$ cat design/flow/run.sh
#!/bin/bash
# the make line also repeats each setting of config.mk as NAME=value (left out here)
make -C /OpenROAD-flow-scripts/flow DESIGN_CONFIG=/design/flow/config.mk WORK_HOME=/design/flow/orfs CLKGATE_MAP_FILE= finish
$ cat design/flow/config.mk
export PLATFORM = sky130hd
export DESIGN_NAME = mul_A
export DESIGN_NICKNAME = mul_A
export VERILOG_FILES = /design/flow/design.v
export SDC_FILE = /design/flow/constraint.sdc
export NUM_CORES = 4
export LEC_CHECK = 0
export CAP_MARGIN = 20
export CORE_MARGIN = 2
export CORE_UTILIZATION = 66
export SETUP_SLACK_MARGIN = 0.97
export SLEW_MARGIN = 20
$ cat design/flow/constraint.sdc
create_clock -name core_clock -period 3.64 [get_ports {CLK}]
set_input_delay 0.7280 -clock core_clock [delete_from_list [all_inputs] [get_ports {CLK}]]
set_output_delay 0.7280 -clock core_clock [all_outputs]
set_load 0.01 [all_outputs]
$ cat design/flow/design.v
module mul_A (CLK, RESETn, a, b, y);
	parameter bw = 32;
	input [bw-1:0] a, b;
	input CLK;
	input RESETn;
	output [2*bw-1:0] y;
	reg [bw-1:0] a_pipe [bw-1:0];
	reg [bw-1:0] b_pipe [bw-1:0];
	reg [2*bw-1:0] partials [bw-1:0];
	genvar i, j;
	for(i=0; i<bw; i=i+1) begin : gen1
		always@(posedge CLK) begin
			if(!RESETn) begin
				a_pipe[i] <= 0;
				b_pipe[i] <= 0;
				partials[i] <= 0;
			end
			else begin
				if(i==0) begin
					a_pipe[i] <= a;
					b_pipe[i] <= b;
					partials[i] <=(a_pipe[i][i] ? b_pipe[i] << i : 0);
				end
				else begin
					a_pipe[i] <= a_pipe[i-1];
					b_pipe[i] <= b_pipe[i-1];
					partials[i] <=(a_pipe[i][i] ? b_pipe[i] << i : 0) + partials[i-1];
				end				
			end
		end
	end
	assign y = partials[bw-1];
endmodule
==> flow_summary.yaml, run 1 <==
# flow metrics
drt:
  route.met3.wl_um: 34130
  drc: 0
  drt_first_pass_iters: 10
  drt_iter0_markers: 11350
  via_per_inst: 6.252
  wl_per_cell_um: 24.08
  routed-via-count: 113600
  topRoutingLayerUsed: "met5"
  wl_met1_um: 161100
  dr_wl_met2_um: 206800
  ant_nets: 0
  routed_wirelength_um: 437300
critical_path:
  critPathSlowestCell: "nor3b_2"
  path_buffers: 0
  critPathTopFamily: "AND-OR/OR-AND gates"
  cp_common_cell: "o21a_1"
  critical_path_class: "reg -> reg"
  cp-endpoint: "partials[13][33]"
  cp_cell_sequence: "and2_4, ha_4, fa_2, a21o_1, a22oi_2, a211oi_4, o311ai_4, nor2_2, o21a_1, o21a_1, o21ai_1, nor3b_2"
  r2r-end: "partials[13][33]"
  setup.worst_path.start_class: "flop"
  r2r_slack_ns: 0.08
  crit_arrival_ns: 4.33
  path_max_fanout: 4
  cp-startpoint: "a_pipe[13][13]"
  max_stage_delay_ns: 0.60
  r2r_cells: 12
  cp.depth: 12
  r2r_start: "a_pipe[13][13]"
  cp_data_required_time_ns: 4.41
  end_kind: "flop"
worst_hold_path:
  hold_depth: 2
  hold_end: "partials[14][15]"
  min_path_type: "in -> reg"
  min_from: "RESETn"
logic_synthesis:
  yosys.area_share.xor_xnor: 0.04656
  synth_seq_share: 0.4599
  synth-compound-area-share: 0.1313
  yosys_warnings: 4
  yosys-stat-area_um2: 135100
  synth_area_per_cell_um2: 9.464
  ys_types: 98
  ys_sh_mux: 0.003418
  topCellsByArea: "dfxtp_1 46%, and2_1 15%, ha_1 9.2%, nor2_1 3.0%, a21o_1 3.0%"
  synth-async-reset-ratio: 0
  ys_cells: 14270
  syn_area_um2: 135100
  ys_seq_elements: 3103
  edf_count: 0
  top_area_cell: "dfxtp_1"
  ys_top_logic_family: "simple AND/OR/NAND/NOR gates"
  synth_top_area_share: 0.4599
  synthTopCellsByCount: "3231 x and2_1, 3103 x dfxtp_1, 1093 x nor2_1"
  syn_inst: 14270
  ys_sh_simple: 0.2408
  ys.flop_type: "dfxtp_1"
  ys_sh_adder: 0.09640
  fp_nets: 15360
  top_cell: "and2_1"
power_and_ir_drop:
  switching_share: 0.2141
  clkPwrFrac: 0.497
  powerSeq_mw: 34.1
  seq_power_share: 0.489
  p_int_mw: 54.85
  clk-power_mw: 34.7
  comb-power_uw: 959
  leakagePower_nw: 74.49
  comb_power_share: 0.014
  power.density_nw_per_um2: 402.7
  power_leader: "clock"
  switching_power_mw: 14.94
  peakVddDrop_mv: 0.5886
placement:
  dpl.hpwl_um: 218100
  pre_cts_slack_ns: 0.01672
  port_buffers: 129
  globalplace.congestion: 0.9289
cts:
  cts_buffers: 323
  clock.latency.late_pin_ns: 1.00
  cts_root_buffer: "clkbuf_16"
  cts_tree: "built"
  cts.clk_slew.worst_paths_ns: 0.06
  htreeDepth: 5
  cts_buffer_depth: 4
  clock_sinks: 3103
sta:
  clock_skew_ns: 0.1011
  slew_violations: 0
  finalSetupViolations: 0
  finalClockPeriodUsage: 0.9786
  relSlewSlack: 0.1238
  hold_viol: 0
  min_period_ns: 3.562
  tightest_slew_ns: 1.314
  finalWorstSetupSlack_ns: 0.07784
  rsz0062_at_grt: "yes"
  max_freq_mhz: 280.7
  timing.hold.ws_ns: 0.3016
finish:
  post-route-util: 0.8497
  n_fill_cell: 9740
  area_growth_pct: 28.32
  final_nets: 16310
floorplanning:
  pin_count: 130
  fp-row-count: 166
  chipArea_um2: 208300
  die_w_um: 456.4
  die_h_um: 456.4
  fp-utilization: 0.6622
  core_region_area_um2: 204000
global_routing:
  grt_pass1_wl_um: 574100
  grt_usage: 0.3343
  antenna_found_initial: 23
  grt_max_degree: 301
  grt_pass1_vias: 107700
  gr-total-overflow: 0
run:
  warnings: 53
  maxCapViolCount: 0
outcome:
  status: "timing/DRC/antenna clean"
final cells by class:
cell class	instances	area, µm²	share of cell area
repair buffers	1176	11230	0.06477
clock inverters	122	1792	0.01034
multi-input cells	10390	84650	0.4884
inverters	225	857.1	0.004945
clock buffers	435	9128	0.05267
diodes	19	47.55	0.0002743
well taps	2688	3363	0.01941
flip-flops and latches	3103	62250	0.3592
repair_timing:
action	CTS	global route
buffers inserted	515	393
hold buffers	0	0
gates cloned	18	9
setup endpoints to repair	566	544
hold endpoints to repair	0	0
gates resized	1642	1353
pin swaps	833	1039
routing by layer:
metal / vias up / track usage
met3: 2777 / 0.04751
met4: 12 / 0.1536
met5: - / 0
met1: 53850 / 0.4092
li1: 50280 / -
met2: 6637 / 0.5812
per-stage QoR:
step                cell area (µm²)  cells  setup TNS [ns]  total power, mW
finish                       173300  18160               0            69.79
detailed placement           139600  16650               0            35.73
global route                 173300  18150         -0.2825            71.25
global placement             139600  16650         -0.4600            35.71
CTS                          163400  17740               0            69.25
floorplan                    136100  14270               0            35.42
==> run 2: changes to the inputs <==
Settings changed: ABC_AREA set to 0, CELL_PAD_IN_SITES_DETAIL_PLACEMENT set to 0, CELL_PAD_IN_SITES_GLOBAL_PLACEMENT set to 0, CORE_ASPECT_RATIO set to 0.79, GPL_TIMING_DRIVEN set to 1, MAX_ROUTING_LAYER set to met5, SETUP_SLACK_MARGIN 0.97 to 0.52, TNS_END_PERCENT set to 100.
Clock period 3.64 ns to 3.05 ns, I/O delays scaled along.
==> run 2 against run 1 <==
Net effect: now fails the layout checks on negative setup slack; maximum frequency increased by 9.8%; sequential power increased by 19%; combinational power increased by about 20%; total power increased by 16%; register-to-register slack got worse by 0.27 ns; highest routed layer unchanged; largest power group is now registers; area after synthesis unchanged; flip-flop count unchanged; routed wire length decreased by 20%; non-clock buffer count decreased by 102.
==> flow_summary.yaml, run 2 <==
# flow metrics
outcome:
  status: "complete, but fails checks"
  so.violations: "negative setup slack"
placement:
  pre_cts_slack_ns: -0.4257
  dpl_cell_area_um2: 143600
  port_buffers: 129
  globalplace.congestion: 0.9939
  dpl.hpwl_um: 220600
logic_synthesis:
  ys_sh_simple: 0.2408
  ys_seq_elements: 3103
  yosys_warnings: 4
  ys_cells: 14270
  synth_area_per_cell_um2: 9.464
  edf_count: 0
  syn_inst: 14270
  topCellsByArea: "dfxtp_1 46%, and2_1 15%, ha_1 9.2%, nor2_1 3.0%, a21o_1 3.0%"
  ys_top_logic_family: "simple AND/OR/NAND/NOR gates"
  synth-async-reset-ratio: 0
  ys_sh_mux: 0.003418
  fp_nets: 15360
  top_area_cell: "dfxtp_1"
  yosys-stat-area_um2: 135100
  ys.flop_type: "dfxtp_1"
  ys_sh_adder: 0.09640
  syn_area_um2: 135100
  synth_seq_share: 0.4599
  synth_top_area_share: 0.4599
  synthTopCellsByCount: "3231 x and2_1, 3103 x dfxtp_1, 1093 x nor2_1"
  synth-compound-area-share: 0.1313
  yosys.area_share.xor_xnor: 0.04656
  ys_types: 98
  top_cell: "and2_1"
drt:
  ant_nets: 0
  routed_wirelength_um: 352000
  wl_per_cell_um: 19.53
  drt_first_pass_iters: 5
  routed-via-count: 104500
  drc: 0
  drt_iter0_markers: 7682
  via_per_inst: 5.798
worst_hold_path:
  min_from: "RESETn"
  min_path_type: "in -> reg"
  hold_end: "b_pipe[30][30]"
  hold_depth: 2
cts:
  clock.latency.late_pin_ns: 0.89
  htreeDepth: 5
  cts_tree: "built"
  hold_buffers: 0
  clock_sinks: 3103
  cts.clk_slew.worst_paths_ns: 0.07
  cts_root_buffer: "clkbuf_16"
  cts_buffers: 299
  cts_buffer_depth: 4
sta:
  rsz0062_at_grt: "yes"
  slew_violations: 0
  min_period_ns: 3.245
  hold_viol: 0
  finalClockPeriodUsage: 1.064
  relSlewSlack: 0.3103
  tns_ns: -1.065
  tightest_slew_ns: 1.033
  timing.hold.ws_ns: 0.1997
  finalSetupViolations: 18
  clock_skew_ns: 0.04445
  finalWorstSetupSlack_ns: -0.1946
  max_freq_mhz: 308.2
global_routing:
  gr-total-overflow: 0
  grt_usage: 0.3059
  antenna_found_initial: 17
  grt_pass1_vias: 100900
  grt_pass1_wl_um: 527000
  grt_max_degree: 313
power_and_ir_drop:
  power_leader: "registers"
  clkPwrFrac: 0.483
  seq_power_share: 0.503
  peakVddDrop_mv: 0.5280
  clk-power_mw: 39.1
  comb-power_mw: 1.11
  switching_power_mw: 16.78
  comb_power_share: 0.014
  p_int_mw: 64.19
  switching_share: 0.2072
  leakagePower_nw: 73.33
  power.density_nw_per_um2: 483.8
  powerSeq_mw: 40.7
critical_path:
  setup.worst_path.start_class: "flop"
  cp_common_cell: "nor2_1"
  path_max_fanout: 4
  cp_data_required_time_ns: 3.81
  end_kind: "flop"
  max_stage_delay_ns: 0.37
  r2r_slack_ns: -0.19
  cp.depth: 13
  r2r_cells: 13
  critical_path_class: "reg -> reg"
  critPathSlowestCell: "dfxtp_4"
  crit_arrival_ns: 4.00
  path_buffers: 1
  r2r-end: "partials[2][34]"
  cp_cell_sequence: "buf_6, and2_4, ha_4, fa_2, a211oi_2, nor2_1, o31a_1, o211ai_1, a41oi_2, o21ai_4, o31ai_4, a211oi_1, nor2_1"
  cp-startpoint: "a_pipe[2][2]"
  cp-endpoint: "partials[2][34]"
  r2r_start: "a_pipe[2][2]"
  critPathTopFamily: "AND-OR/OR-AND gates"
finish:
  area_growth_pct: 23.92
  fin_area_um2: 167400
  final_nets: 16190
  n_fill_cell: 11730
floorplanning:
  fp-utilization: 0.6646
  chipArea_um2: 208300
  die_h_um: 406.1
  core_region_area_um2: 203200
  die_w_um: 513.0
  fp-row-count: 147
  pin_count: 130
run:
  warnings: 64
  maxCapViolCount: 0
[run 2: timing repair]
item,4_1_cts,5_1_grt
setup endpoints to repair,579,631
gates cloned,7,12
buffers inserted,175,273
pin swaps,352,647
gates resized,668,1160
[run 2: per-layer routing]
metal	GRT usage	wire length (µm)
met4	0.08715	10600
met1	0.4247	156500
met3	0.04712	21870
met5	0	34
met2	0.4942	163000
[run 2: area by class of cell]
cell class / count / area, µm² / area share
Antenna cell: 18 / 45.04 / 0.0002691
Clock buffer: 418 / 8721 / 0.05211
Clock inverter: 111 / 1660 / 0.009920
Inverter: 225 / 852.1 / 0.005091
Multi-Input combinational cell: 10390 / 80700 / 0.4822
Sequential cell: 3103 / 62240 / 0.3719
Tap cell: 2682 / 3356 / 0.02005
Timing Repair Buffer: 1074 / 9789 / 0.05849
[run 2: per-stage QoR]
| step | std cells | util | total power, mW |
|---|---|---|---|
| finish | 18030 | 0.8235 | 80.97 |
| global route | 18010 | 0.8233 | 83.05 |
| CTS | 17720 | 0.7826 | 81.22 |
| detailed placement | 17010 | 0.7065 | 42.69 |
| global placement | 17010 | 0.7065 | 42.67 |
| floorplan | 14270 | - | 42.27 |
==> run 3: changes to the inputs <==
Settings changed: CAP_MARGIN 20 to 0, CORE_ASPECT_RATIO 0.79 to 0.85, CORE_UTILIZATION 66 to 72, CTS_CLUSTER_DIAMETER set to 27, CTS_CLUSTER_SIZE set to 100, HOLD_SLACK_MARGIN set to -0.09, PLACE_DENSITY set to 0.41, SETUP_SLACK_MARGIN 0.52 to 0.6, TNS_END_PERCENT 100 to 50.
Clock period 3.05 ns to 2.49 ns, I/O delays scaled along.
==> run 3 against run 2 <==
Net effect: the run now fails in clock tree synthesis (4_1_cts); die size decreased by 8.3%; area after synthesis stayed put; synthesized cell count unchanged.
==> flow_summary.yaml, run 3 <==
# flow metrics
outcome:
  status: "did not finish"
  failed_stage: "clock tree synthesis (4_1_cts)"
  first-error: "[ERROR DPL-0033] detailed placement checks failed during check placement."
logic_synthesis:
  synthTopCellsByCount: "3231 x and2_1, 3103 x dfxtp_1, 1093 x nor2_1"
  ys_sh_adder: 0.09640
  ys_cells: 14270
  synth_area_per_cell_um2: 9.464
  syn_area_um2: 135100
  yosys_warnings: 4
  ys_sh_mux: 0.003418
  fp_nets: 15360
  synth_seq_share: 0.4599
  top_area_cell: "dfxtp_1"
  syn_inst: 14270
  synth-compound-area-share: 0.1313
  top_cell: "and2_1"
  synth-async-reset-ratio: 0
  ys.flop_type: "dfxtp_1"
  synth_top_area_share: 0.4599
  ys_sh_simple: 0.2408
  yosys-stat-area_um2: 135100
  ys_seq_elements: 3103
  yosys.area_share.xor_xnor: 0.04656
  ys_top_logic_family: "simple AND/OR/NAND/NOR gates"
  topCellsByArea: "dfxtp_1 46%, and2_1 15%, ha_1 9.2%, nor2_1 3.0%, a21o_1 3.0%"
  ys_types: 98
  edf_count: 0
floorplanning:
  chipArea_um2: 191100
  core_region_area_um2: 186300
  die_h_um: 403.3
  die_w_um: 473.8
  fp-utilization: 0.7249
  pin_count: 130
  fp-row-count: 146
placement:
  dpl.hpwl_um: 267700
  place_inst: 18220
  port_buffers: 129
  globalplace.congestion: 1.021
run 3: stage by stage:
stage	area [µm²]	setup slack [ns]	hold slack, ns	TNS (ns)
after detailed placement	157200	-0.6262	0.4169	-122.77
after floorplan	140800	-0.4119	0.4118	-12.67
after global placement	157200	-0.5723	0.4128	-81.75
==> run 4: changes to the inputs <==
Settings changed: CAP_MARGIN 0 to 20, CORE_ASPECT_RATIO 0.85 to 1.81, CTS_CLUSTER_SIZE 100 to 15, PLACE_DENSITY 0.41 to not set, PLACE_DENSITY_LB_ADDON set to 0.19, TNS_END_PERCENT 50 to 100.
==> run 4 against run 3 <==
Net effect: the flow again stops in clock tree synthesis (4_1_cts); area after synthesis is the same; die size is essentially flat; synthesized cell count unchanged.
==> flow_summary.yaml, run 4 <==
# flow metrics
floorplanning:
  fp-utilization: 0.7250
  chipArea_um2: 191200
  die_w_um: 325.9
  fp-row-count: 213
  die_h_um: 586.7
  core_region_area_um2: 186300
  pin_count: 130
placement:
  dpl_cell_area_um2: 159000
  dpl.hpwl_um: 299700
  globalplace.congestion: 1.032
  place_inst: 18460
  port_buffers: 129
  pre_cts_slack_ns: -1.007
logic_synthesis:
  ys.flop_type: "dfxtp_1"
  synthTopCellsByCount: "3231 x and2_1, 3103 x dfxtp_1, 1093 x nor2_1"
  synth_seq_share: 0.4599
  ys_top_logic_family: "simple AND/OR/NAND/NOR gates"
  fp_nets: 15360
  top_area_cell: "dfxtp_1"
  ys_sh_simple: 0.2408
  synth_area_per_cell_um2: 9.464
  ys_seq_elements: 3103
  top_cell: "and2_1"
  topCellsByArea: "dfxtp_1 46%, and2_1 15%, ha_1 9.2%, nor2_1 3.0%, a21o_1 3.0%"
  ys_sh_mux: 0.003418
  edf_count: 0
  yosys.area_share.xor_xnor: 0.04656
  ys_cells: 14270
  ys_sh_adder: 0.09640
  ys_types: 98
  yosys_warnings: 4
  syn_inst: 14270
  yosys-stat-area_um2: 135100
  synth-compound-area-share: 0.1313
  synth_top_area_share: 0.4599
  syn_area_um2: 135100
  synth-async-reset-ratio: 0
outcome:
  failed_stage: "clock tree synthesis (4_1_cts)"
  status: "did not finish"
  first-error: "[ERROR DPL-0033] detailed placement checks failed during check placement."
==> run 5: changes to the inputs <==
Settings changed: ABC_AREA 0 to not set, CELL_PAD_IN_SITES_DETAIL_PLACEMENT 0 to not set, CELL_PAD_IN_SITES_GLOBAL_PLACEMENT 0 to not set, CORE_ASPECT_RATIO 1.81 to not set, CTS_CLUSTER_DIAMETER 27 to 92, CTS_CLUSTER_SIZE 15 to 20, GPL_TIMING_DRIVEN 1 to not set, HOLD_SLACK_MARGIN -0.09 to not set, MAX_ROUTING_LAYER met5 to not set, PLACE_DENSITY set to 0.62, PLACE_DENSITY_LB_ADDON 0.19 to not set, SETUP_SLACK_MARGIN 0.6 to 0.34, TNS_END_PERCENT 100 to not set.
Clock period 2.49 ns to 2.88 ns, I/O delays scaled along.
==> run 5 against run 4 <==
Net effect: synthesized cell count stayed put; die size hardly changed; the flow stops in global routing (5_1_grt); area after synthesis stayed put.
==> flow_summary.yaml, run 5 <==
# flow metrics
logic_synthesis:
  ys_seq_elements: 3103
  edf_count: 0
  synth-compound-area-share: 0.1313
  fp_nets: 15360
  top_cell: "and2_1"
  ys_top_logic_family: "simple AND/OR/NAND/NOR gates"
  yosys-stat-area_um2: 135100
  ys_sh_mux: 0.003418
  topCellsByArea: "dfxtp_1 46%, and2_1 15%, ha_1 9.2%, nor2_1 3.0%, a21o_1 3.0%"
  yosys.area_share.xor_xnor: 0.04656
  syn_area_um2: 135100
  ys_sh_adder: 0.09640
  synth_top_area_share: 0.4599
  synthTopCellsByCount: "3231 x and2_1, 3103 x dfxtp_1, 1093 x nor2_1"
  yosys_warnings: 4
  syn_inst: 14270
  synth_area_per_cell_um2: 9.464
  ys_types: 98
  top_area_cell: "dfxtp_1"
  synth_seq_share: 0.4599
  ys.flop_type: "dfxtp_1"
  synth-async-reset-ratio: 0
  ys_sh_simple: 0.2408
  ys_cells: 14270
outcome:
  first-error: "[ERROR GRT-0232] Routing congestion too high. Check the congestion heatmap in the GUI."
  status: "did not finish"
  failed_stage: "global routing (5_1_grt)"
cts:
  hold_buffers: 0
  htreeDepth: 4
  cts_buffer_depth: 3
  cts_buffers: 174
  cts_root_buffer: "clkbuf_16"
  clock_sinks: 3103
floorplanning:
  die_h_um: 437.1
  chipArea_um2: 191100
  fp-utilization: 0.7268
  fp-row-count: 158
  core_region_area_um2: 185800
  pin_count: 130
  die_w_um: 437.1
placement:
  port_buffers: 129
  globalplace.congestion: 0.9470
  dpl_cell_area_um2: 145600
  dpl.hpwl_um: 235700
global_routing:
  grt_usage: 0.7355
  gr-total-overflow: 29
-- run 5: metal layers --
layer / track usage / GRT overflow
met3: 0.5978 / 5
met4: 0.7212 / 20
met5: 0.4650 / 1
met1: 0.7136 / 1
met2: 0.8996 / 2
-- run 5: repair_timing --
action,in CTS
setup buffers,353
pin swaps,675
endpoints found under the setup margin,602
gates resized,1237
gates cloned,16
-- run 5: metrics by stage --
stage	worst slack, ns	power (mW)	instances
after floorplan	-0.02264	44.77	14270
after global placement	-0.3658	45.15	17100
after detailed placement	-0.3837	45.20	17100
after CTS	-0.3482	69.85	17660
==> run 6: changes to the inputs <==
Settings changed: ABC_AREA set to 1, CORE_ASPECT_RATIO set to 1.28, CTS_CLUSTER_DIAMETER 92 to not set, CTS_CLUSTER_SIZE 20 to 10, PLACE_DENSITY 0.62 to not set, SETUP_SLACK_MARGIN 0.34 to 0.17.
Clock period 2.88 ns to 4.08 ns, I/O delays scaled along.
==> run 6 against run 5 <==
Net effect: now clean on timing, DRC and antenna; synthesized cell count rose by 86%; die size rose by 23%; area after synthesis rose by 23%.
==> flow_summary.yaml, run 6 <==
# flow metrics
worst_hold_path:
  hold_end: "partials[9][4]"
  hold_depth: 2
  min_path_type: "reg -> reg"
  min_from: "partials[8][4]"
logic_synthesis:
  yosys.area_share.xor_xnor: 0.001631
  synth_seq_share: 0.3733
  top_area_cell: "dfxtp_1"
  edf_count: 0
  synth_top_area_share: 0.3733
  syn_inst: 26580
  synth_area_per_cell_um2: 6.261
  ys_top_logic_family: "simple AND/OR/NAND/NOR gates"
  yosys_warnings: 4
  fp_nets: 27670
  ys_sh_adder: 0.07823
  ys_types: 32
  ys_cells: 26580
  ys.flop_type: "dfxtp_1"
  synth-async-reset-ratio: 0
  top_cell: "nand2_1"
  ys_sh_simple: 0.3271
  synthTopCellsByCount: "9839 x nand2_1, 6458 x inv_1, 3103 x dfxtp_1"
  ys_sh_mux: 0
  yosys-stat-area_um2: 166400
  syn_area_um2: 166400
  ys_seq_elements: 3103
  synth-compound-area-share: 0.06007
  topCellsByArea: "dfxtp_1 37%, nand2_1 22%, inv_1 15%, ha_1 7.5%, nor2_1 4.3%"
finish:
  final_nets: 27830
  area_growth_pct: 8.464
  post-route-util: 0.7855
  n_fill_cell: 16880
  fin_area_um2: 180500
  fin_cells: 29830
placement:
  port_buffers: 129
  dpl_cell_area_um2: 170600
  globalplace.congestion: 1.048
  dpl.hpwl_um: 372300
  place_inst: 29400
sta:
  finalClockPeriodUsage: 0.8763
  finalSetupViolations: 0
  relSlewSlack: 0.2801
  min_period_ns: 3.575
  slew_violations: 0
  rsz0062_at_grt: "no"
  tns_ns: 0
  clock_skew_ns: 0.1052
  max_freq_mhz: 279.7
  tightest_slew_ns: 1.078
  hold_viol: 0
critical_path:
  cp-endpoint: "partials[19][47]"
  cp_common_cell: "nand3_1"
  crit_arrival_ns: 4.38
  critPathTopFamily: "simple AND/OR/NAND/NOR gates"
  cp_cell_sequence: "nand2_1, inv_1, ha_1, fa_1, nand3_1, nand3_1, nand3_1, nand3_1, nand2_1, a21oi_1, nor2_1"
  cp.depth: 11
  critPathSlowestCell: "dfxtp_2"
  path_max_fanout: 22
  r2r-end: "partials[19][47]"
  max_stage_delay_ns: 0.63
  r2r_slack_ns: 0.50
  cp_data_required_time_ns: 4.88
  end_kind: "flop"
  r2r_cells: 11
  cp-startpoint: "a_pipe[19][19]"
  critical_path_class: "reg -> reg"
  r2r_start: "a_pipe[19][19]"
  path_buffers: 1
  setup.worst_path.start_class: "flop"
floorplanning:
  fp-utilization: 0.7242
  pin_count: 130
  fp-row-count: 199
  die_w_um: 429.0
  core_region_area_um2: 229800
  die_h_um: 547.9
  chipArea_um2: 235000
global_routing:
  gr-total-overflow: 0
  grt_pass1_vias: 158800
  grt_usage: 0.4332
  antenna_found_initial: 15
  grt_pass1_wl_um: 813800
  grt_max_degree: 147
cts:
  htreeDepth: 5
  clock.latency.late_pin_ns: 0.98
  cts_root_buffer: "clkbuf_16"
  cts_buffers: 360
  cts.clk_slew.worst_paths_ns: 0.06
  hold_buffers: 0
  cts_buffer_depth: 4
  clock_sinks: 3103
  cts_tree: "built"
power_and_ir_drop:
  seq_power_share: 0.507
  switching_share: 0.2212
  leakagePower_nw: 117.1
  p_int_mw: 46.88
  comb-power_uw: 951
  power.density_nw_per_um2: 333.5
  clk-power_mw: 28.7
  switching_power_mw: 13.32
  peakVddDrop_mv: 0.4961
  comb_power_share: 0.016
  powerSeq_mw: 30.5
  power_leader: "registers"
  clkPwrFrac: 0.477
  power_mw: 60.20
drt:
  wl_met1_um: 178100
  wl_per_cell_um: 17.52
  drc: 0
  drt_iter0_markers: 16460
  routed-via-count: 161300
  ant_nets: 0
  via_per_inst: 5.408
  route.met3.wl_um: 42070
  topRoutingLayerUsed: "met5"
  dr_wl_met2_um: 244000
  drt_first_pass_iters: 22
  routed_wirelength_um: 522600
run:
  warnings: 48
  maxCapViolCount: 0
outcome:
  status: "timing/DRC/antenna clean"
-- run 6: cell type report --
class | instances | area (µm²) | area share
Sequential cell | 3103 | 62130 | 0.3442
Clock buffer | 395 | 9313 | 0.05159
Clock inverter | 32 | 526.8 | 0.002918
Timing Repair Buffer | 236 | 2445 | 0.01354
Antenna cell | 7 | 17.52 | 0.00009704
Tap cell | 3015 | 3772 | 0.02090
Multi-Input combinational cell | 16500 | 77730 | 0.4306
Inverter | 6547 | 24580 | 0.1362
-- run 6: metrics by stage --
stage          worst slack, ns  hold slack (ns)
3_3_place_gp             1.220           0.3909
6_report                0.5046           0.3608
5_1_grt                 0.4799           0.3780
2_1_floorplan            2.014           0.3905
4_1_cts                  1.156           0.3647
3_5_place_dp             1.199           0.3947
-- run 6: timing repair --
item,CTS,global route
setup buffers,0,0
setup endpoints to repair,0,1
gates resized,0,1
-- run 6: routing by layer --
layer	global-route usage	vias up
li1	-	78290
met1	0.4351	71010
met2	0.7480	8614
met3	0.08916	3395
met4	0.4103	14
met5	0.001619	-
==> run 7: changes to the inputs <==
Settings changed: ABC_AREA 1 to not set, CELL_PAD_IN_SITES_DETAIL_PLACEMENT set to 0, CELL_PAD_IN_SITES_GLOBAL_PLACEMENT set to 2, CORE_ASPECT_RATIO 1.28 to 0.6, CORE_UTILIZATION 72 to 40, CTS_CLUSTER_DIAMETER set to 27, CTS_CLUSTER_SIZE 10 to not set, GPL_ROUTABILITY_DRIVEN set to 0, MIN_ROUTING_LAYER set to met2, SETUP_SLACK_MARGIN 0.17 to not set, SLEW_MARGIN 20 to 5.
Clock period 4.08 ns to 5.0 ns, I/O delays scaled along.
==> run 7 against run 6 <==
Net effect: still clean on timing, DRC and antenna; flip-flop count unchanged; total power up 9.3%; routed wire length down 24%; critical endpoint is now partials[9][37].
==> flow_summary.yaml, run 7 <==
# flow metrics
critical_path:
  critPathTopFamily: "AND-OR/OR-AND gates"
  path_max_fanout: 4
  cp-startpoint: "b_pipe[9][0]"
  crit_arrival_ns: 5.72
  critPathSlowestCell: "a41oi_1"
  max_stage_delay_ns: 0.76
  r2r_cells: 12
  setup.worst_path.start_class: "flop"
  cp_data_required_time_ns: 5.83
  r2r_slack_ns: 0.11
  cp_cell_sequence: "and2_1, ha_1, fa_1, a211oi_1, o21ai_0, a21oi_1, o31ai_1, a41oi_1, a211oi_1, o2111ai_1, nand3_1, a21oi_1"
  path_buffers: 0
  end_kind: "flop"
  r2r-end: "partials[9][37]"
  r2r_start: "b_pipe[9][0]"
  cp.depth: 12
  cp-endpoint: "partials[9][37]"
  critical_path_class: "reg -> reg"
logic_synthesis:
  synth_top_area_share: 0.4599
  ys_sh_mux: 0.003418
  syn_area_um2: 135100
  yosys_warnings: 4
  yosys.area_share.xor_xnor: 0.04656
  yosys-stat-area_um2: 135100
  synthTopCellsByCount: "3231 x and2_1, 3103 x dfxtp_1, 1093 x nor2_1"
  top_area_cell: "dfxtp_1"
  ys_top_logic_family: "simple AND/OR/NAND/NOR gates"
  ys_sh_simple: 0.2408
  ys.flop_type: "dfxtp_1"
  edf_count: 0
  syn_inst: 14270
  ys_sh_adder: 0.09640
  synth-async-reset-ratio: 0
  topCellsByArea: "dfxtp_1 46%, and2_1 15%, ha_1 9.2%, nor2_1 3.0%, a21o_1 3.0%"
  synth_area_per_cell_um2: 9.464
  ys_seq_elements: 3103
  top_cell: "and2_1"
  ys_types: 98
  ys_cells: 14270
  fp_nets: 15360
  synth_seq_share: 0.4599
  synth-compound-area-share: 0.1313
finish:
  final_nets: 15640
  area_growth_pct: 19.60
  fin_area_um2: 161500
  post-route-util: 0.4800
  fin_cells: 19670
sta:
  finalWorstSetupSlack_ns: 0.1108
  hold_viol: 0
  min_period_ns: 4.889
  max_freq_mhz: 204.5
  clock_skew_ns: 0.04435
  slew_violations: 0
  tns_ns: 0
  finalSetupViolations: 0
  relSlewSlack: 0.1687
  finalClockPeriodUsage: 0.9778
  tightest_slew_ns: 1.243
  timing.hold.ws_ns: 0.4125
  rsz0062_at_grt: "no"
floorplanning:
  fp-row-count: 165
  fp-utilization: 0.4014
  die_h_um: 454.1
  chipArea_um2: 342500
  die_w_um: 754.2
  pin_count: 130
  core_region_area_um2: 336500
placement:
  pre_cts_slack_ns: 0.6027
  place_inst: 18460
  dpl_cell_area_um2: 140900
  port_buffers: 129
  dpl.hpwl_um: 278100
cts:
  cts_tree: "built"
  cts_root_buffer: "clkbuf_16"
  cts_buffers: 577
  hold_buffers: 0
  cts.clk_slew.worst_paths_ns: 0.05
  clock.latency.late_pin_ns: 0.97
  cts_buffer_depth: 4
  clock_sinks: 3103
  ctsResizeCount: 0
  htreeDepth: 6
  post_cts_buffers: 0
drt:
  wl_per_cell_um: 20.26
  routed_wirelength_um: 398400
  drt_first_pass_iters: 14
  drc: 0
  via_per_inst: 7.017
  ant_nets: 0
  routed-via-count: 138000
  drt_iter0_markers: 13570
power_and_ir_drop:
  seq_power_share: 0.379
  powerSeq_mw: 24.9
  p_int_mw: 50.90
  peakVddDrop_mv: 0.2642
  clk-power_mw: 40.2
  comb_power_share: 0.011
  switching_share: 0.2263
  power_leader: "clock"
  leakagePower_nw: 73.12
  comb-power_uw: 706
  power_mw: 65.79
  clkPwrFrac: 0.610
  power.density_nw_per_um2: 407.3
  switching_power_mw: 14.89
global_routing:
  antenna_found_initial: 0
  grt_pass1_vias: 158500
  grt_pass1_wl_um: 610000
  grt_max_degree: 230
  gr-total-overflow: 0
  grt_usage: 0.3436
run:
  maxCapViolCount: 0
  warnings: 69
worst_hold_path:
  hold_end: "a_pipe[20][28]"
  min_from: "a_pipe[19][28]"
  min_path_type: "reg -> reg"
  hold_depth: 1
outcome:
  status: "timing/DRC/antenna clean"
run 7: final cells by class:
cell class,count,area (µm²)
antenna,146,365.4
clock buffer,727,16010
clock inverter,319,3998
fill,31820,175000
inverter,225,852.1
multi-input combinational,10390,70050
sequential,3103,62120
tap,4509,5642
timing repair buffer,246,2496
run 7: metal layers:
metal / GRT usage / wire, µm / vias up / share of wire
met3: 0.5849 / 213000 / 2460 / 0.53
met5: 0.2246 / 6696 / - / 0.017
met1: - / 0 / 48980 / 0
met2: 0.2991 / 162900 / 37480 / 0.41
li1: - / - / 48910 / -
met4: 0.06207 / 15840 / 201 / 0.040
==> run 8: changes to the inputs <==
Settings changed: CELL_PAD_IN_SITES_DETAIL_PLACEMENT 0 to not set, CELL_PAD_IN_SITES_GLOBAL_PLACEMENT 2 to not set, CORE_ASPECT_RATIO 0.6 to 1.37, CORE_UTILIZATION 40 to 72, CTS_CLUSTER_DIAMETER 27 to 208, CTS_CLUSTER_SIZE set to 100, GPL_ROUTABILITY_DRIVEN 0 to not set, MIN_ROUTING_LAYER met2 to not set, SLEW_MARGIN 5 to 20, TNS_END_PERCENT set to 5.
Clock period 5.0 ns to 2.54 ns, I/O delays scaled along.
==> run 8 against run 7 <==
Net effect: die size down 44%; area after synthesis unchanged; synthesized cell count unchanged; the run now fails in global routing (5_1_grt).
==> flow_summary.yaml, run 8 <==
# flow metrics
outcome:
  status: "did not finish"
  failed_stage: "global routing (5_1_grt)"
placement:
  dpl.hpwl_um: 263800
  port_buffers: 129
  globalplace.congestion: 0.9906
  place_inst: 18330
  pre_cts_slack_ns: -1.073
logic_synthesis:
  ys_cells: 14270
  yosys-stat-area_um2: 135100
  ys_sh_mux: 0.003418
  ys_sh_adder: 0.09640
  top_area_cell: "dfxtp_1"
  top_cell: "and2_1"
  yosys_warnings: 4
  ys.flop_type: "dfxtp_1"
  ys_types: 98
  ys_sh_simple: 0.2408
  synth-async-reset-ratio: 0
  synth_top_area_share: 0.4599
  ys_top_logic_family: "simple AND/OR/NAND/NOR gates"
  fp_nets: 15360
  syn_inst: 14270
  ys_seq_elements: 3103
  synth-compound-area-share: 0.1313
  synth_area_per_cell_um2: 9.464
  syn_area_um2: 135100
  edf_count: 0
  synth_seq_share: 0.4599
  synthTopCellsByCount: "3231 x and2_1, 3103 x dfxtp_1, 1093 x nor2_1"
  topCellsByArea: "dfxtp_1 46%, and2_1 15%, ha_1 9.2%, nor2_1 3.0%, a21o_1 3.0%"
  yosys.area_share.xor_xnor: 0.04656
floorplanning:
  die_h_um: 511.0
  pin_count: 130
  core_region_area_um2: 186900
  fp-row-count: 186
  die_w_um: 374.0
  chipArea_um2: 191100
  fp-utilization: 0.7228
cts:
  htreeDepth: 2
  cts_buffers: 37
  cts_root_buffer: "clkbuf_16"
  cts_buffer_depth: 3
  clock_sinks: 3103
-- run 8: per-stage QoR --
step	area, µm²	TNS, ns
floorplan	135400	-45.15
global placement	153600	-215.90
CTS	157500	-174.45
detailed placement	153600	-274.82
-- run 8: timing repair --
item / 4_1_cts
setup buffers: 65
hold buffers: 0
cloned: 3
endpoints found under the setup margin: 662
pin swaps: 219
gates resized: 518
==> run 9: changes to the inputs <==
Settings changed: CORE_ASPECT_RATIO 1.37 to not set, CORE_UTILIZATION 72 to 40, CTS_CLUSTER_DIAMETER 208 to not set, CTS_CLUSTER_SIZE 100 to not set, TNS_END_PERCENT 5 to not set.
Clock period 2.54 ns to 2.96 ns, I/O delays scaled along.
==> run 9 against run 8 <==
Net effect: now fails the layout checks on negative setup slack; die size is 79% higher; synthesized cell count stayed put; area after synthesis stayed put.
==> flow_summary.yaml, run 9 <==
# flow metrics
outcome:
  status: "complete, but fails checks"
  so.violations: "negative setup slack"
critical_path:
  end_kind: "flop"
  cp_common_cell: "o31ai_4"
  setup.worst_path.start_class: "flop"
  r2r_cells: 12
  r2r-end: "partials[31][61]"
  r2r_slack_ns: -0.24
  critical_path_class: "reg -> reg"
  critPathTopFamily: "AND-OR/OR-AND gates"
  cp_cell_sequence: "and2_4, ha_4, fa_2, a21o_1, nor3b_4, o31ai_4, a21oi_4, o41ai_4, o21ai_2, a311o_2, o31ai_4, mux2i_1"
  max_stage_delay_ns: 0.39
  path_buffers: 0
  cp-startpoint: "a_pipe[31][31]"
  critPathSlowestCell: "a311o_2"
  cp.depth: 12
  cp_data_required_time_ns: 3.72
  r2r_start: "a_pipe[31][31]"
  cp-endpoint: "partials[31][61]"
  path_max_fanout: 7
  crit_arrival_ns: 3.96
power_and_ir_drop:
  comb-power_mw: 1.14
  clk-power_mw: 42.5
  power.density_nw_per_um2: 502.3
  p_int_mw: 68.15
  switching_power_mw: 17.45
  peakVddDrop_mv: 0.4165
  comb_power_share: 0.013
  power_mw: 85.60
  seq_power_share: 0.491
  leakagePower_nw: 76.77
  switching_share: 0.2038
  powerSeq_mw: 42.0
  clkPwrFrac: 0.496
  power_leader: "clock"
logic_synthesis:
  yosys-stat-area_um2: 135100
  ys_seq_elements: 3103
  edf_count: 0
  topCellsByArea: "dfxtp_1 46%, and2_1 15%, ha_1 9.2%, nor2_1 3.0%, a21o_1 3.0%"
  ys_top_logic_family: "simple AND/OR/NAND/NOR gates"
  syn_inst: 14270
  synth-compound-area-share: 0.1313
  ys_cells: 14270
  top_cell: "and2_1"
  ys_sh_simple: 0.2408
  syn_area_um2: 135100
  synth_top_area_share: 0.4599
  synth-async-reset-ratio: 0
  fp_nets: 15360
  synth_area_per_cell_um2: 9.464
  yosys.area_share.xor_xnor: 0.04656
  ys_types: 98
  yosys_warnings: 4
  ys_sh_mux: 0.003418
  ys.flop_type: "dfxtp_1"
  synth_seq_share: 0.4599
  top_area_cell: "dfxtp_1"
  synthTopCellsByCount: "3231 x and2_1, 3103 x dfxtp_1, 1093 x nor2_1"
  ys_sh_adder: 0.09640
cts:
  cts_tree: "built"
  cts_buffers: 327
  hold_buffers: 0
  clock_sinks: 3103
  cts_root_buffer: "clkbuf_16"
  cts_buffer_depth: 4
  clock.latency.late_pin_ns: 0.86
  htreeDepth: 5
  cts.clk_slew.worst_paths_ns: 0.06
global_routing:
  grt_max_degree: 256
  gr-total-overflow: 0
  antenna_found_initial: 17
  grt_pass1_wl_um: 503000
  grt_pass1_vias: 97360
  grt_usage: 0.1769
worst_hold_path:
  hold_depth: 2
  min_path_type: "in -> reg"
  min_from: "RESETn"
  hold_end: "a_pipe[22][31]"
finish:
  fin_area_um2: 170400
  final_nets: 16720
  post-route-util: 0.5067
  fin_cells: 20410
  logic_area_um2: 76740
  area_growth_pct: 26.17
  n_fill_cell: 31000
  seq_area_um2: 62220
sta:
  max_freq_mhz: 312.7
  rsz0062_at_grt: "yes"
  finalClockPeriodUsage: 1.080
  slew_violations: 0
  finalWorstSetupSlack_ns: -0.2380
  tightest_slew_ns: 1.009
  hold_viol: 0
  tns_ns: -2.003
  relSlewSlack: 0.3101
  finalSetupViolations: 31
  clock_skew_ns: 0.04556
  min_period_ns: 3.198
  timing.hold.ws_ns: 0.2037
run:
  warnings: 52
  maxCapViolCount: 0
floorplanning:
  core_region_area_um2: 336300
  pin_count: 130
  fp-utilization: 0.4016
  die_w_um: 585.1
  fp-row-count: 213
  die_h_um: 585.1
  chipArea_um2: 342300
drt:
  route.met3.wl_um: 8994
  wl_per_cell_um: 15.65
  ant_nets: 0
  drc: 0
  via_per_inst: 4.839
  drt_first_pass_iters: 5
  routed_wirelength_um: 319400
  drt_iter0_markers: 4442
  topRoutingLayerUsed: "met4"
  dr_wl_met2_um: 152000
  routed-via-count: 98780
  wl_met1_um: 147900
placement:
  pre_cts_slack_ns: -0.5152
  dpl_cell_area_um2: 149800
  dpl.hpwl_um: 221100
  globalplace.congestion: 0.8907
  port_buffers: 129
  place_inst: 19590
[run 9: repair_timing]
item                                    CTS  global route
endpoints found under the setup margin  352           365
gates cloned                             14            14
gates resized                           524           885
setup buffers                           100           126
pin swaps                               293           554
[run 9: final cells by class]
type	count	share of cell area
multi-input combinational	10390	0.4503
sequential	3103	0.3651
timing repair buffer	1582	0.08008
clock buffer	466	0.05673
tap	4515	0.03315
clock inverter	118	0.009457
inverter	225	0.005000
antenna	10	0.0001468
[run 9: layer usage]
layer | vias to the layer above | track usage
met3 | 552 | 0.01861
met2 | 1280 | 0.3061
met4 | 0 | 0.05779
met1 | 45840 | 0.2293
met5 | - | 0
li1 | 51110 | -
==> run 10: changes to the inputs <==
Settings changed: ABC_AREA set to 0, CELL_PAD_IN_SITES_DETAIL_PLACEMENT set to 0, CELL_PAD_IN_SITES_GLOBAL_PLACEMENT set to 0, CORE_ASPECT_RATIO set to 0.79, CORE_UTILIZATION 40 to 72, CTS_CLUSTER_SIZE set to 39, GPL_TIMING_DRIVEN set to 1, MAX_ROUTING_LAYER set to met5, SETUP_SLACK_MARGIN set to -0.12, TNS_END_PERCENT set to 100.
Clock period 2.96 ns to 3.05 ns, I/O delays scaled along.
==> run 10 against run 9 <==
Net effect: the flow now stops in global routing (5_1_grt); die size decreased by 44%; synthesized cell count unchanged; area after synthesis unchanged.
==> flow_summary.yaml, run 10 <==
# flow metrics
outcome:
  status: "did not finish"
  failed_stage: "global routing (5_1_grt)"
logic_synthesis:
  synth-compound-area-share: 0.1313
  top_cell: "and2_1"
  syn_area_um2: 135100
  yosys_warnings: 4
  fp_nets: 15360
  ys.flop_type: "dfxtp_1"
  ys_sh_adder: 0.09640
  ys_sh_mux: 0.003418
  ys_cells: 14270
  ys_top_logic_family: "simple AND/OR/NAND/NOR gates"
  ys_sh_simple: 0.2408
  yosys-stat-area_um2: 135100
  edf_count: 0
  synthTopCellsByCount: "3231 x and2_1, 3103 x dfxtp_1, 1093 x nor2_1"
  syn_inst: 14270
  synth_top_area_share: 0.4599
  synth_area_per_cell_um2: 9.464
  yosys.area_share.xor_xnor: 0.04656
  synth_seq_share: 0.4599
  ys_seq_elements: 3103
  synth-async-reset-ratio: 0
  topCellsByArea: "dfxtp_1 46%, and2_1 15%, ha_1 9.2%, nor2_1 3.0%, a21o_1 3.0%"
  ys_types: 98
  top_area_cell: "dfxtp_1"
placement:
  globalplace.congestion: 0.9950
  dpl.hpwl_um: 232800
  port_buffers: 129
floorplanning:
  die_w_um: 491.3
  pin_count: 130
  fp-utilization: 0.7236
  core_region_area_um2: 186700
  fp-row-count: 141
  die_h_um: 389.0
  chipArea_um2: 191100
cts:
  htreeDepth: 5
  cts_buffers: 302
  clock_sinks: 3103
  hold_buffers: 0
  cts_root_buffer: "clkbuf_16"
  cts_buffer_depth: 4
run 10: per-stage QoR:
stage          std cells  power (mW)  setup slack (ns)  area [µm²]  hold WS, ns
2_1_floorplan      14270       42.26           -0.1199      135100       0.4119
3_3_place_gp       17190       42.62           -0.6076      144200       0.4130
3_5_place_dp       17190       42.67           -0.6358      144200       0.4169
4_1_cts            17770       79.94           -0.3604      156200       0.1349
run 10: repair_timing:
item,CTS
endpoints found under the setup margin,290
setup buffers,76
pin swaps,138
gates cloned,3
gates resized,315
==> run 11: changes to the inputs <==
Settings changed: CAP_MARGIN 20 to 25, CELL_PAD_IN_SITES_DETAIL_PLACEMENT 0 to 1, CELL_PAD_IN_SITES_GLOBAL_PLACEMENT 0 to 3, CORE_ASPECT_RATIO 0.79 to 0.82, CORE_MARGIN 2 to 8, CORE_UTILIZATION 72 to 29, CTS_CLUSTER_DIAMETER set to 330, CTS_CLUSTER_SIZE 39 to 24, GPL_ROUTABILITY_DRIVEN set to 1, MAX_ROUTING_LAYER met5 to met4, MIN_ROUTING_LAYER set to met2, PLACE_DENSITY_LB_ADDON set to 0.11, SETUP_SLACK_MARGIN -0.12 to -0.17, TNS_END_PERCENT 100 to 75.
Clock period 3.05 ns to 4.08 ns, I/O delays scaled along.
==> run 11 against run 10 <==
Net effect: the run now finishes clean; area after synthesis stayed put; synthesized cell count stayed put; die size went up to 2.6 times the previous value.
==> flow_summary.yaml, run 11 <==
# flow metrics
outcome:
  status: "timing/DRC/antenna clean"
logic_synthesis:
  edf_count: 0
  syn_area_um2: 135100
  fp_nets: 15360
  ys_sh_mux: 0.003418
  top_cell: "and2_1"
  top_area_cell: "dfxtp_1"
  ys_seq_elements: 3103
  synth_area_per_cell_um2: 9.464
  synthTopCellsByCount: "3231 x and2_1, 3103 x dfxtp_1, 1093 x nor2_1"
  yosys.area_share.xor_xnor: 0.04656
  ys_top_logic_family: "simple AND/OR/NAND/NOR gates"
  ys.flop_type: "dfxtp_1"
  yosys-stat-area_um2: 135100
  synth_top_area_share: 0.4599
  ys_cells: 14270
  syn_inst: 14270
  ys_sh_simple: 0.2408
  ys_sh_adder: 0.09640
  topCellsByArea: "dfxtp_1 46%, and2_1 15%, ha_1 9.2%, nor2_1 3.0%, a21o_1 3.0%"
  synth-async-reset-ratio: 0
  synth-compound-area-share: 0.1313
  yosys_warnings: 4
  ys_types: 98
  synth_seq_share: 0.4599
power_and_ir_drop:
  comb_power_share: 0.017
  clk-power_mw: 17.2
  leakagePower_nw: 66.15
  switching_power_mw: 10.97
  switching_share: 0.2266
  power.density_nw_per_um2: 325.5
  clkPwrFrac: 0.354
  seq_power_share: 0.629
  powerSeq_mw: 30.4
  comb-power_uw: 822
  power_leader: "registers"
  peakVddDrop_mv: 0.3002
  p_int_mw: 37.45
cts:
  cts_tree: "built"
  cts_root_buffer: "clkbuf_16"
  cts.clk_slew.worst_paths_ns: 0.10
  cts_buffers: 151
  cts_buffer_depth: 4
  clock_sinks: 3103
  clock.latency.late_pin_ns: 0.94
  htreeDepth: 4
global_routing:
  grt.busiest_layer: "met3"
  grt_pass1_wl_um: 619900
  grt_usage: 0.2513
  grt_max_degree: 242
  grt_use_met1: 0
  gr-total-overflow: 0
  gr-usage-met3: 0.3708
  use_met2: 0.2674
  grt_pass1_vias: 158400
  antenna_found_initial: 1
placement:
  dpl_cell_area_um2: 144500
  port_buffers: 129
  pre_cts_slack_ns: -0.2627
  dpl.hpwl_um: 296200
  globalplace.congestion: 1.041
critical_path:
  cp_data_required_time_ns: 4.91
  cp.depth: 14
  cp-startpoint: "a_pipe[31][31]"
  r2r_start: "a_pipe[31][31]"
  setup.worst_path.start_class: "flop"
  critPathSlowestCell: "a311o_2"
  crit_arrival_ns: 4.78
  cp-endpoint: "partials[31][61]"
  r2r-end: "partials[31][61]"
  path_max_fanout: 20
  critPathTopFamily: "AND-OR/OR-AND gates"
  end_kind: "flop"
  path_buffers: 2
  max_stage_delay_ns: 0.50
  critical_path_class: "reg -> reg"
  r2r_cells: 14
  cp_cell_sequence: "buf_12, and2_1, ha_1, fa_1, a21o_1, nor3b_2, o31ai_2, buf_4, a21oi_2, o41ai_4, o21ai_2, a311o_2, o31ai_4, mux2i_1"
  r2r_slack_ns: 0.13
finish:
  fin_area_um2: 148700
  n_fill_cell: 52710
  logic_area_um2: 70050
  area_growth_pct: 10.13
  seq_area_um2: 62120
  final_nets: 15370
floorplanning:
  fp-row-count: 227
  core_region_area_um2: 464900
  pin_count: 130
  die_w_um: 769.6
  fp-utilization: 0.2905
  die_h_um: 634.0
  chipArea_um2: 487900
drt:
  ant_nets: 0
  via_per_inst: 6.387
  routed_wirelength_um: 398400
  drc: 0
  drt_first_pass_iters: 6
  wl_per_cell_um: 19.37
  drt_iter0_markers: 9075
  routed-via-count: 131400
sta:
  tightest_slew_ns: 0.9364
  finalClockPeriodUsage: 0.9679
  max_freq_mhz: 253.2
  tns_ns: 0
  clock_skew_ns: 0.05065
  finalSetupViolations: 0
  slew_violations: 0
  hold_viol: 0
  relSlewSlack: 0.3715
  min_period_ns: 3.949
  finalWorstSetupSlack_ns: 0.1308
worst_hold_path:
  min_path_type: "reg -> reg"
  min_from: "a_pipe[12][17]"
  hold_depth: 1
  hold_end: "a_pipe[13][17]"
run:
  warnings: 67
  maxCapViolCount: 0
run 11: layout make-up:
| type | instances | area share |
|---|---|---|
| clock buffer | 154 | 0.02591 |
| inverter | 225 | 0.005728 |
| clock inverter | 7 | 0.0007907 |
| antenna | 96 | 0.001615 |
| multi-input combinational | 10390 | 0.4709 |
| timing repair buffer | 404 | 0.02537 |
| sequential | 3103 | 0.4176 |
| tap | 6183 | 0.05201 |
run 11: through the flow:
step	cells	hold slack [ns]	total power [mW]	utilization
after CTS	20470	0.3508	49.48	0.3193
after detailed placement	20310	0.4193	32.01	0.3108
final	20570	0.4045	48.42	0.3199
after global placement	20310	0.4129	31.99	0.3108
after global routing	20480	0.3953	50.93	0.3194
after floorplan	14270	0.4119	31.60	-
run 11: timing repair:
action	in CTS	in global routing
endpoints found under the hold margin	0	0
hold buffers	0	0
setup buffers	0	1
gates resized	1	8
endpoints found under the setup margin	5	12
pin swaps	0	1
run 11: layer usage:
metal,wire [µm],share of wire,vias to the layer above
met1,0,0,47860
li1,-,-,47790
met5,0,0,-
met2,203200,0.51,34850
met3,187100,0.47,863
met4,8136,0.020,0
==> run 12: changes to the inputs <==
Settings changed: ABC_AREA 0 to 1, CAP_MARGIN 25 to 20, CELL_PAD_IN_SITES_DETAIL_PLACEMENT 1 to not set, CELL_PAD_IN_SITES_GLOBAL_PLACEMENT 3 to not set, CORE_ASPECT_RATIO 0.82 to 1.19, CORE_MARGIN 8 to 2, CORE_UTILIZATION 29 to 72, CTS_CLUSTER_DIAMETER 330 to not set, CTS_CLUSTER_SIZE 24 to 10, GPL_ROUTABILITY_DRIVEN 1 to not set, GPL_TIMING_DRIVEN 1 to not set, MAX_ROUTING_LAYER met4 to not set, MIN_ROUTING_LAYER met2 to not set, PLACE_DENSITY set to 0.38, PLACE_DENSITY_LB_ADDON 0.11 to not set, SETUP_SLACK_MARGIN -0.17 to 0.13, TNS_END_PERCENT 75 to 40.
Clock period 4.08 ns to 1.45 ns, I/O delays scaled along.
==> run 12 against run 11 <==
Net effect: the flow now stops in global routing (5_1_grt); die size is 52% lower; area after synthesis grew 23%; synthesized cell count up 86%.
==> flow_summary.yaml, run 12 <==
# flow metrics
cts:
  cts_buffer_depth: 4
  htreeDepth: 5
  clock_sinks: 3103
  cts_root_buffer: "clkbuf_16"
  cts_buffers: 362
logic_synthesis:
  top_cell: "nand2_1"
  yosys-stat-area_um2: 166400
  edf_count: 0
  top_area_cell: "dfxtp_1"
  yosys.area_share.xor_xnor: 0.001631
  synth_top_area_share: 0.3733
  syn_area_um2: 166400
  yosys_warnings: 4
  synth-compound-area-share: 0.06007
  ys_seq_elements: 3103
  topCellsByArea: "dfxtp_1 37%, nand2_1 22%, inv_1 15%, ha_1 7.5%, nor2_1 4.3%"
  synth_area_per_cell_um2: 6.261
  ys_sh_adder: 0.07823
  ys_top_logic_family: "simple AND/OR/NAND/NOR gates"
  synth-async-reset-ratio: 0
  ys_cells: 26580
  ys.flop_type: "dfxtp_1"
  syn_inst: 26580
  ys_sh_simple: 0.3271
  ys_sh_mux: 0
  ys_types: 32
  synthTopCellsByCount: "9839 x nand2_1, 6458 x inv_1, 3103 x dfxtp_1"
  synth_seq_share: 0.3733
  fp_nets: 27670
floorplanning:
  die_h_um: 528.5
  core_region_area_um2: 229900
  fp-utilization: 0.7239
  pin_count: 130
  fp-row-count: 192
  chipArea_um2: 235000
  die_w_um: 444.7
placement:
  port_buffers: 129
  pre_cts_slack_ns: -0.7285
  globalplace.congestion: 1.113
  place_inst: 32220
  dpl.hpwl_um: 452100
outcome:
  first-error: "[ERROR GRT-0116] Global routing finished with congestion. Check the congestion regions in the DRC Viewer."
  failed_stage: "global routing (5_1_grt)"
  status: "did not finish"
global_routing:
  gr-total-overflow: 11540
  grt_usage: 0.9648
run 12: metrics by stage:
stage	total power [mW]	instance area [µm²]
2_1_floorplan	89.37	179300
3_3_place_gp	90.99	204900
3_5_place_dp	91.11	204900
4_1_cts	171.9	221200
run 12: repair_timing:
item,4_1_cts
gates cloned,20
setup buffers,116
pin swaps,298
setup endpoints to repair,1056
gates resized,1180
hold buffers,68
hold endpoints to repair,114
run 12: metal layers:
| layer | GRT overflow | GRT usage |
|---|---|---|
| met1 | 334 | 0.8887 |
| met2 | 7785 | 1.142 |
| met3 | 312 | 0.8352 |
| met4 | 3059 | 1.058 |
| met5 | 53 | 0.6520 |
==> run 13: changes to the inputs <==
Settings changed: ABC_AREA 1 to 0, CELL_PAD_IN_SITES_DETAIL_PLACEMENT set to 0, CELL_PAD_IN_SITES_GLOBAL_PLACEMENT set to 0, CORE_ASPECT_RATIO 1.19 to 0.79, CORE_MARGIN 2 to 10, CORE_UTILIZATION 72 to 66, CTS_CLUSTER_SIZE 10 to not set, GPL_TIMING_DRIVEN set to 1, MAX_ROUTING_LAYER set to met5, PLACE_DENSITY 0.38 to not set, SETUP_SLACK_MARGIN 0.13 to 0.52, TNS_END_PERCENT 40 to 50.
Clock period 1.45 ns to 3.15 ns, I/O delays scaled along.
==> run 13 against run 12 <==
Net effect: the layout now fails its checks (negative setup slack); area after synthesis fell by 19%; synthesized cell count fell by 46%; die size fell by 5.0%.
==> flow_summary.yaml, run 13 <==
# flow metrics
power_and_ir_drop:
  clk-power_mw: 37.3
  powerSeq_mw: 39.4
  peakVddDrop_mv: 0.6787
  switching_share: 0.2127
  power_leader: "registers"
  comb-power_mw: 1.04
  switching_power_mw: 16.54
  power_mw: 77.77
  clkPwrFrac: 0.480
  power.density_nw_per_um2: 473.6
  comb_power_share: 0.013
  p_int_mw: 61.23
  seq_power_share: 0.507
  leakagePower_nw: 72.25
logic_synthesis:
  ys_sh_adder: 0.09640
  yosys-stat-area_um2: 135100
  ys_seq_elements: 3103
  ys_top_logic_family: "simple AND/OR/NAND/NOR gates"
  syn_inst: 14270
  syn_area_um2: 135100
  ys_types: 98
  synthTopCellsByCount: "3231 x and2_1, 3103 x dfxtp_1, 1093 x nor2_1"
  ys.flop_type: "dfxtp_1"
  top_area_cell: "dfxtp_1"
  edf_count: 0
  yosys_warnings: 4
  ys_sh_simple: 0.2408
  synth_area_per_cell_um2: 9.464
  top_cell: "and2_1"
  synth-async-reset-ratio: 0
  synth_top_area_share: 0.4599
  ys_cells: 14270
  fp_nets: 15360
  synth_seq_share: 0.4599
  topCellsByArea: "dfxtp_1 46%, and2_1 15%, ha_1 9.2%, nor2_1 3.0%, a21o_1 3.0%"
  synth-compound-area-share: 0.1313
  ys_sh_mux: 0.003418
  yosys.area_share.xor_xnor: 0.04656
cts:
  hold_buffers: 0
  clock.latency.late_pin_ns: 0.89
  cts_tree: "built"
  cts.clk_slew.worst_paths_ns: 0.06
  cts_root_buffer: "clkbuf_16"
  clock_sinks: 3103
  cts_buffer_depth: 4
  htreeDepth: 5
  cts_buffers: 301
floorplanning:
  chipArea_um2: 223300
  die_w_um: 529.0
  pin_count: 130
  fp-row-count: 147
  core_region_area_um2: 203400
  fp-utilization: 0.6640
  die_h_um: 422.1
worst_hold_path:
  min_from: "RESETn"
  min_path_type: "in -> reg"
  hold_depth: 2
  hold_end: "partials[14][14]"
sta:
  slew_violations: 0
  relSlewSlack: 0.2653
  rsz0062_at_grt: "yes"
  finalSetupViolations: 11
  finalClockPeriodUsage: 1.078
  max_freq_mhz: 294.5
  hold_viol: 0
  min_period_ns: 3.396
  tns_ns: -0.8333
  finalWorstSetupSlack_ns: -0.2456
  clock_skew_ns: 0.05338
  tightest_slew_ns: 1.102
critical_path:
  path_buffers: 1
  path_max_fanout: 6
  critPathSlowestCell: "a311o_2"
  cp-endpoint: "partials[31][61]"
  critPathTopFamily: "AND-OR/OR-AND gates"
  crit_arrival_ns: 4.16
  r2r_start: "a_pipe[31][31]"
  r2r-end: "partials[31][61]"
  cp-startpoint: "a_pipe[31][31]"
  critical_path_class: "reg -> reg"
  max_stage_delay_ns: 0.45
  cp.depth: 13
  cp_cell_sequence: "and2_4, ha_4, fa_2, a21o_1, nor3b_4, o31ai_2, buf_4, a21oi_4, o41ai_4, o21ai_2, a311o_2, o31ai_4, mux2i_1"
  r2r_slack_ns: -0.25
  cp_data_required_time_ns: 3.92
  setup.worst_path.start_class: "flop"
  end_kind: "flop"
  r2r_cells: 13
run:
  warnings: 59
  maxCapViolCount: 0
drt:
  drt_iter0_markers: 8091
  routed-via-count: 103200
  drc: 0
  drt_first_pass_iters: 6
  via_per_inst: 5.783
  wl_per_cell_um: 19.54
  ant_nets: 0
  routed_wirelength_um: 348600
global_routing:
  grt_max_degree: 233
  grt_pass1_wl_um: 531100
  gr-total-overflow: 0
  antenna_found_initial: 18
  grt_usage: 0.2829
  grt_pass1_vias: 100900
placement:
  port_buffers: 129
  globalplace.congestion: 0.9446
  dpl.hpwl_um: 219900
finish:
  n_fill_cell: 12100
  area_growth_pct: 21.57
  final_nets: 16010
outcome:
  status: "complete, but fails checks"
  so.violations: "negative setup slack"
==> run 13: layer usage <==
metal	vias to the layer above	GRT usage	wire [µm]
met5	-	0	31
met4	4	0.06918	8637
met3	671	0.04294	21320
met2	3246	0.4611	161300
met1	49560	0.3947	157400
li1	49720	-	-
==> run 13: cell type report <==
type / instances / area, µm² / area share
flip-flops and latches: 3103 / 62240 / 0.3790
diodes: 7 / 17.52 / 0.0001067
clock buffers: 416 / 8771 / 0.05342
inverters: 225 / 852.1 / 0.005189
multi-input cells: 10390 / 78950 / 0.4808
clock inverters: 123 / 1469 / 0.008946
repair buffers: 896 / 8549 / 0.05207
well taps: 2682 / 3356 / 0.02044
==> run 13: timing repair <==
action                     in CTS  in global routing
pin swaps                     478                449
cloned                         14                 12
buffers inserted              217                169
setup endpoints to repair     529                568
resized                       906                727
==> run 13: through the flow <==
step	worst slack, ns	cell area (µm²)	hold slack, ns	cells	utilization
after floorplan	0.2469	136300	0.4118	14270	-
after global placement	-0.1539	141800	0.4129	16890	0.6971
after detailed placement	-0.2365	141800	0.4169	16890	0.6971
after CTS	-0.1506	159000	0.2383	17660	0.7814
after global routing	-0.3170	164200	0.2822	17840	0.8071
final	-0.2456	164200	0.2840	17850	0.8072
==> run 14: changes to the inputs <==
Settings changed: ABC_AREA 0 to not set, CELL_PAD_IN_SITES_DETAIL_PLACEMENT 0 to not set, CELL_PAD_IN_SITES_GLOBAL_PLACEMENT 0 to not set, CORE_ASPECT_RATIO 0.79 to not set, CORE_MARGIN 10 to 2, CORE_UTILIZATION 66 to 72, CTS_CLUSTER_DIAMETER set to 337, CTS_CLUSTER_SIZE set to 41, GPL_TIMING_DRIVEN 1 to not set, MAX_ROUTING_LAYER met5 to not set, PLACE_DENSITY set to 0.95, SETUP_SLACK_MARGIN 0.52 to -0.19, TNS_END_PERCENT 50 to not set.
Clock period 3.15 ns to 2.71 ns, I/O delays scaled along.
==> run 14 against run 13 <==
Net effect: the run now fails in global routing (5_1_grt); area after synthesis did not move; synthesized cell count unchanged; die size down 14%.
==> flow_summary.yaml, run 14 <==
# flow metrics
outcome:
  status: "did not finish"
  failed_stage: "global routing (5_1_grt)"
  first-error: "[ERROR GRT-0232] Routing congestion too high. Check the congestion heatmap in the GUI."
cts:
  clock_sinks: 3103
  htreeDepth: 3
  hold_buffers: 0
  cts_buffer_depth: 3
  cts_buffers: 85
  cts_root_buffer: "clkbuf_16"
logic_synthesis:
  syn_inst: 14270
  top_area_cell: "dfxtp_1"
  synth_seq_share: 0.4599
  ys_top_logic_family: "simple AND/OR/NAND/NOR gates"
  synth-async-reset-ratio: 0
  synthTopCellsByCount: "3231 x and2_1, 3103 x dfxtp_1, 1093 x nor2_1"
  syn_area_um2: 135100
  top_cell: "and2_1"
  ys_sh_simple: 0.2408
  yosys_warnings: 4
  yosys-stat-area_um2: 135100
  ys_types: 98
  ys_seq_elements: 3103
  ys_sh_mux: 0.003418
  synth_area_per_cell_um2: 9.464
  ys_cells: 14270
  ys_sh_adder: 0.09640
  topCellsByArea: "dfxtp_1 46%, and2_1 15%, ha_1 9.2%, nor2_1 3.0%, a21o_1 3.0%"
  edf_count: 0
  yosys.area_share.xor_xnor: 0.04656
  synth-compound-area-share: 0.1313
  synth_top_area_share: 0.4599
  fp_nets: 15360
  ys.flop_type: "dfxtp_1"
floorplanning:
  fp-row-count: 158
  die_w_um: 437.1
  chipArea_um2: 191100
  pin_count: 130
  core_region_area_um2: 185800
  fp-utilization: 0.7268
  die_h_um: 437.1
global_routing:
  grt_usage: 0.9826
  gr-total-overflow: 18420
placement:
  dpl_cell_area_um2: 150100
  dpl.hpwl_um: 250500
  globalplace.congestion: 0.9790
  port_buffers: 129
[run 14: per-layer routing]
metal | track usage | GRT overflow
met3 | 0.7598 | 339
met5 | 0.5602 | 25
met1 | 0.8579 | 316
met4 | 1.054 | 3136
met2 | 1.308 | 14600
[run 14: repair_timing]
item / CTS
cloned: 5
gates resized: 658
endpoints found under the setup margin: 403
buffers inserted: 178
pin swaps: 348
[run 14: per-stage QoR]
step | setup slack [ns] | util | std cells | power [mW]
2_1_floorplan | -0.2126 | - | 14270 | 47.57
3_3_place_gp | -0.5321 | 0.8078 | 17940 | 48.06
3_5_place_dp | -0.7834 | 0.8078 | 17940 | 48.11
4_1_cts | -0.5590 | 0.8432 | 18180 | 66.02
No activity file was given, so power comes from the tool's default toggle rates.
